==> inputs of v27 <==
Design axis_gain_wrapper, start of the top module:
module axis_gain_wrapper #(
    parameter integer C_S_AXI_DATA_WIDTH = 32,
    parameter integer C_S_AXI_ADDR_WIDTH = 4,
    parameter integer AUDIO_WIDTH        = 16,
    parameter integer GAIN_FBITS         = 12
)(
    input  wire aclk,
    input  wire aresetn,
    input  wire [31:0] s_axis_tdata,
    input  wire        s_axis_tlast,
    input  wire        s_axis_tvalid,
    output wire        s_axis_tready,
    output wire [31:0] m_axis_tdata,
    output wire        m_axis_tlast,
    output wire        m_axis_tvalid,
    input  wire        m_axis_tready,
    input  wire [C_S_AXI_ADDR_WIDTH-1:0] s_axi_awaddr,
    input  wire                          s_axi_awvalid,
    output reg                           s_axi_awready,
    input  wire [C_S_AXI_DATA_WIDTH-1:0] s_axi_wdata,
    input  wire [3:0]                    s_axi_wstrb,
    input  wire                          s_axi_wvalid,
    output reg                           s_axi_wready,
    output reg  [1:0]                    s_axi_bresp,
    output reg                           s_axi_bvalid,
    input  wire                          s_axi_bready,
    input  wire [C_S_AXI_ADDR_WIDTH-1:0] s_axi_araddr,
    input  wire                          s_axi_arvalid,
    output reg                           s_axi_arready,
    output reg  [C_S_AXI_DATA_WIDTH-1:0] s_axi_rdata,
    output reg  [1:0]                    s_axi_rresp,
    output reg                           s_axi_rvalid,
    input  wire                          s_axi_rready
);
clock: 8.14 ns
lec_check: 0
cap_margin: 0
cell_pad_in_sites_detail_placement: 2
core_aspect_ratio: 1.51
core_margin: 2
core_utilization: 46
cts_cluster_diameter: 167
place_density: 0.77
setup_slack_margin: -0.73
slew_margin: 10
tns_end_percent: 95
run.sh (not shown) runs the stock make flow with config.mk's settings and CLKGATE_MAP_FILE=.
==> v4 (differences from v27) <==
==> flow/config.mk (replaced) <==
export PLATFORM = sky130hd
export DESIGN_NAME = axis_gain_wrapper
export DESIGN_NICKNAME = axis_gain_wrapper
export VERILOG_FILES = /design/flow/design.v
export SDC_FILE = /design/flow/constraint.sdc
export NUM_CORES = 4
export LEC_CHECK = 0
export CAP_MARGIN = 20
export CORE_MARGIN = 2
export CORE_UTILIZATION = 40
export CTS_CLUSTER_DIAMETER = 358
export CTS_CLUSTER_SIZE = 78
export PLACE_DENSITY = 0.37
export SLEW_MARGIN = 20
==> flow/constraint.sdc (replaced) <==
create_clock -name core_clock -period 8.0 [get_ports {aclk}]
set_input_delay 1.6000 -clock core_clock [delete_from_list [all_inputs] [get_ports {aclk}]]
set_output_delay 1.6000 -clock core_clock [all_outputs]
set_load 0.01 [all_outputs]
==> results <==
| quantity | v4 | v27 |
|---|---|---|
| Top cell type by instance count after synthesis | sky130_fd_sc_hd__inv_1 | sky130_fd_sc_hd__inv_1 |
| Area after detailed placement | 0.0304 mm² | 0.0298 mm² |
| Sum of net half-perimeters after detailed placement | 63200 µm | 171000 µm |
| Setup slack at placement | -0.503 ns | -2.15 ns |
| Result of the run | complete, no violations | did not finish |
| Last stage reached | - | clock tree synthesis (4_1_cts) |
| Die width | 260 µm | 198 µm |
| Die Span Y | 260 µm | 297 µm |
| Core outline area | 0.0645 mm² | 0.0562 mm² |
| Placed cell count | 4120 | 3938 |
| Number of rows created at floorplan | 93 | 107 |
| Fraction of synthesis flops using an asynchronous set or reset pin | 0% | 0% |
| Die Area | 0.0673 mm² | 0.0587 mm² |
| Floorplan Utilization | 40.5% | 46.4% |
| Weighted congestion reported at the end of routability-driven placement | 0.823 | 0.937 |

---

==> raven: inputs <==
==> flow/design.v <==
`timescale 1ns / 1ps
module gain_core #(
    parameter integer DWIDTH = 16,  
    parameter integer GWIDTH = 16,  
    parameter integer FBITS  = 12   
)(
    input  wire                     clk,
    input  wire                     rst_n,      
    input  wire                     ce,         
    input  wire                     en,         
    input  wire signed [DWIDTH-1:0] data_i,     
    input  wire signed [GWIDTH-1:0] data_gain,  
    output reg  signed [DWIDTH-1:0] data_o      
);
    wire signed [DWIDTH+GWIDTH-1:0] mult_raw;
    wire signed [DWIDTH+GWIDTH-1:0] mult_rounded;
    wire signed [DWIDTH+GWIDTH-1-FBITS:0] mult_scaled;
    localparam signed [DWIDTH-1:0] MAX_VAL = {1'b0, {(DWIDTH-1){1'b1}}};  
    localparam signed [DWIDTH-1:0] MIN_VAL = {1'b1, {(DWIDTH-1){1'b0}}};  
    assign mult_raw = data_i * data_gain;
    assign mult_rounded = mult_raw + (1 << (FBITS-1));
    assign mult_scaled = mult_rounded >>> FBITS;
    always @(posedge clk) begin
        if (!rst_n) begin
            data_o <= 0;
        end else if (ce) begin
            if (!en) begin
                data_o <= data_i;
            end else begin
                if (mult_scaled > MAX_VAL) begin
                    data_o <= MAX_VAL;
                end else if (mult_scaled < MIN_VAL) begin
                    data_o <= MIN_VAL;
                end else begin
                    data_o <= mult_scaled[DWIDTH-1:0];
                end
            end
        end
    end
endmodule
`timescale 1ns / 1ps
module axis_gain_wrapper #(
    parameter integer C_S_AXI_DATA_WIDTH = 32,
    parameter integer C_S_AXI_ADDR_WIDTH = 4,
    parameter integer AUDIO_WIDTH        = 16,
    parameter integer GAIN_FBITS         = 12
)(
    input  wire aclk,
    input  wire aresetn,
    input  wire [31:0] s_axis_tdata,
    input  wire        s_axis_tlast,
    input  wire        s_axis_tvalid,
    output wire        s_axis_tready,
    output wire [31:0] m_axis_tdata,
    output wire        m_axis_tlast,
    output wire        m_axis_tvalid,
    input  wire        m_axis_tready,
    input  wire [C_S_AXI_ADDR_WIDTH-1:0] s_axi_awaddr,
    input  wire                          s_axi_awvalid,
    output reg                           s_axi_awready,
    input  wire [C_S_AXI_DATA_WIDTH-1:0] s_axi_wdata,
    input  wire [3:0]                    s_axi_wstrb,
    input  wire                          s_axi_wvalid,
    output reg                           s_axi_wready,
    output reg  [1:0]                    s_axi_bresp,
    output reg                           s_axi_bvalid,
    input  wire                          s_axi_bready,
    input  wire [C_S_AXI_ADDR_WIDTH-1:0] s_axi_araddr,
    input  wire                          s_axi_arvalid,
    output reg                           s_axi_arready,
    output reg  [C_S_AXI_DATA_WIDTH-1:0] s_axi_rdata,
    output reg  [1:0]                    s_axi_rresp,
    output reg                           s_axi_rvalid,
    input  wire                          s_axi_rready
);
    reg [31:0] reg_control;
    reg [31:0] reg_gain_l;
    reg [31:0] reg_gain_r;
    wire [1:0] addr_w = s_axi_awaddr[3:2];
    wire [1:0] addr_r = s_axi_araddr[3:2];
    always @(posedge aclk) begin
        if (!aresetn) begin
            s_axi_awready <= 1'b0;
            s_axi_wready  <= 1'b0;
            s_axi_bvalid  <= 1'b0;
            s_axi_bresp   <= 2'b00;
            reg_control <= 32'b0;
            reg_gain_l  <= 32'h0000_1000;  
            reg_gain_r  <= 32'h0000_1000;
        end else begin
            if (!s_axi_awready && s_axi_awvalid && s_axi_wvalid) begin
                s_axi_awready <= 1'b1;
                s_axi_wready  <= 1'b1;
                case (addr_w)
                    2'h0: reg_control <= s_axi_wdata;
                    2'h1: reg_gain_l  <= s_axi_wdata;
                    2'h2: reg_gain_r  <= s_axi_wdata;
                    default: ;
                endcase
            end else begin
                s_axi_awready <= 1'b0;
                s_axi_wready  <= 1'b0;
            end
            if (s_axi_awready && !s_axi_bvalid) begin
                s_axi_bvalid <= 1'b1;
                s_axi_bresp  <= 2'b00;
            end else if (s_axi_bready) begin
                s_axi_bvalid <= 1'b0;
            end
        end
    end
    always @(posedge aclk) begin
        if (!aresetn) begin
            s_axi_arready <= 1'b0;
            s_axi_rvalid  <= 1'b0;
            s_axi_rdata   <= 32'b0;
            s_axi_rresp   <= 2'b00;
        end else begin
            if (!s_axi_arready && s_axi_arvalid) begin
                s_axi_arready <= 1'b1;
                s_axi_rvalid  <= 1'b1;
                case (addr_r)
                    2'h0: s_axi_rdata <= reg_control;
                    2'h1: s_axi_rdata <= reg_gain_l;
                    2'h2: s_axi_rdata <= reg_gain_r;
                    default: s_axi_rdata <= 32'b0;
                endcase
            end else begin
                s_axi_arready <= 1'b0;
                if (s_axi_rvalid && s_axi_rready)
                    s_axi_rvalid <= 1'b0;
            end
        end
    end
    reg valid_d;
    reg last_d;
    wire stream_ready = m_axis_tready || !valid_d;
    assign s_axis_tready = stream_ready;
    assign m_axis_tvalid = valid_d;
    assign m_axis_tlast  = last_d;
    wire core_ce     = stream_ready;
    wire gain_enable = reg_control[0];
    gain_core #(
        .DWIDTH(AUDIO_WIDTH),
        .GWIDTH(16),
        .FBITS (GAIN_FBITS)
    ) u_gain_l (
        .clk       (aclk),
        .rst_n     (aresetn),
        .ce        (core_ce),
        .en        (gain_enable),
        .data_i    (s_axis_tdata[15:0]),
        .data_gain (reg_gain_l[15:0]),
        .data_o    (m_axis_tdata[15:0])
    );
    gain_core #(
        .DWIDTH(AUDIO_WIDTH),
        .GWIDTH(16),
        .FBITS (GAIN_FBITS)
    ) u_gain_r (
        .clk       (aclk),
        .rst_n     (aresetn),
        .ce        (core_ce),
        .en        (gain_enable),
        .data_i    (s_axis_tdata[31:16]),
        .data_gain (reg_gain_r[15:0]),
        .data_o    (m_axis_tdata[31:16])
    );
    always @(posedge aclk) begin
        if (!aresetn) begin
            valid_d <= 1'b0;
            last_d  <= 1'b0;
        end else if (stream_ready) begin
            valid_d <= s_axis_tvalid;
            last_d  <= s_axis_tlast;
        end
    end
endmodule
==> flow/run.sh <==
#!/bin/bash
# the make line also repeats each setting of config.mk as NAME=value (left out here)
make -C /OpenROAD-flow-scripts/flow DESIGN_CONFIG=/design/flow/config.mk WORK_HOME=/design/flow/orfs CLKGATE_MAP_FILE= finish
==> flow/config.mk <==
export PLATFORM = sky130hd
export DESIGN_NAME = axis_gain_wrapper
export DESIGN_NICKNAME = axis_gain_wrapper
export VERILOG_FILES = /design/flow/design.v
export SDC_FILE = /design/flow/constraint.sdc
export NUM_CORES = 4
export LEC_CHECK = 0
export ABC_AREA = 1
export CAP_MARGIN = 20
export CORE_ASPECT_RATIO = 0.5
export CORE_MARGIN = 2
export CORE_UTILIZATION = 72
export CTS_CLUSTER_DIAMETER = 291
export CTS_CLUSTER_SIZE = 98
export PLACE_DENSITY = 0.35
export SETUP_SLACK_MARGIN = -0.45
export SLEW_MARGIN = 20
export TNS_END_PERCENT = 10
==> flow/constraint.sdc <==
create_clock -name core_clock -period 4.53 [get_ports {aclk}]
set_input_delay 0.9060 -clock core_clock [delete_from_list [all_inputs] [get_ports {aclk}]]
set_output_delay 0.9060 -clock core_clock [all_outputs]
set_load 0.01 [all_outputs]
==> onyx (differences from raven) <==
==> flow/config.mk (replaced) <==
export PLATFORM = sky130hd
export DESIGN_NAME = axis_gain_wrapper
export DESIGN_NICKNAME = axis_gain_wrapper
export VERILOG_FILES = /design/flow/design.v
export SDC_FILE = /design/flow/constraint.sdc
export NUM_CORES = 4
export LEC_CHECK = 0
export CAP_MARGIN = 0
export CORE_MARGIN = 2
export CORE_UTILIZATION = 72
export CTS_CLUSTER_DIAMETER = 230
export CTS_CLUSTER_SIZE = 99
export PLACE_DENSITY = 0.39
export SETUP_SLACK_MARGIN = 1.49
export SLEW_MARGIN = 20
export TNS_END_PERCENT = 10
==> flow/constraint.sdc (replaced) <==
create_clock -name core_clock -period 6.57 [get_ports {aclk}]
set_input_delay 1.3140 -clock core_clock [delete_from_list [all_inputs] [get_ports {aclk}]]
set_output_delay 1.3140 -clock core_clock [all_outputs]
set_load 0.01 [all_outputs]
==> garnet (differences from raven) <==
==> flow/config.mk (replaced) <==
export PLATFORM = sky130hd
export DESIGN_NAME = axis_gain_wrapper
export DESIGN_NICKNAME = axis_gain_wrapper
export VERILOG_FILES = /design/flow/design.v
export SDC_FILE = /design/flow/constraint.sdc
export NUM_CORES = 4
export LEC_CHECK = 0
export CAP_MARGIN = 0
export CORE_MARGIN = 2
export CORE_UTILIZATION = 72
export CTS_CLUSTER_DIAMETER = 230
export CTS_CLUSTER_SIZE = 99
export PLACE_DENSITY = 0.39
export SETUP_SLACK_MARGIN = -0.62
export SLEW_MARGIN = 20
export TNS_END_PERCENT = 10
==> flow/constraint.sdc (replaced) <==
create_clock -name core_clock -period 6.31 [get_ports {aclk}]
set_input_delay 1.2620 -clock core_clock [delete_from_list [all_inputs] [get_ports {aclk}]]
set_output_delay 1.2620 -clock core_clock [all_outputs]
set_load 0.01 [all_outputs]
==> results <==
onyx completed and failed the layout checks on setup timing. garnet produced a layout that fails on setup timing. raven ran to the end with violations: setup timing.
In area after synthesis, onyx and garnet do not differ.
In raven the via count is larger than in garnet, by about 15%.
The lowest final area belongs to garnet, the highest to raven.
The highest setup slack belongs to onyx, the lowest to raven.
Wire length: garnet < onyx < raven.
==> figures <==
metric                                                       onyx            raven           garnet
Post-route total power                                   4.661 mW         9.389 mW         4.745 mW
Multi-input gate share of total cell area                  63.84%           61.13%           65.07%
Reg-to-reg setup timing slack                            -0.57 ns         -2.71 ns         -0.80 ns
Initial antenna violation count                                 2                6                1
Fraction of power consumed by the clock network             24.1%            16.6%            24.3%
Internal power                                           2.712 mW         4.912 mW         2.725 mW
Post-route core utilization                                91.51%           89.65%           89.63%
Post-placement worst setup slack                        -1.708 ns        -2.783 ns        -1.843 ns
Number of standard cells after synthesis                    3,002            3,771            3,002
Number of rows created at floorplan                            69               50               69
Run status                                        failed layout checks  failed layout checks  failed layout checks
Reasons for failing layout checks                    setup timing     setup timing     setup timing
Longest individual stage delay on the worst path          0.53 ns          0.76 ns          0.57 ns
Power figures rest on the tool's default switching activity, not on a simulated workload.
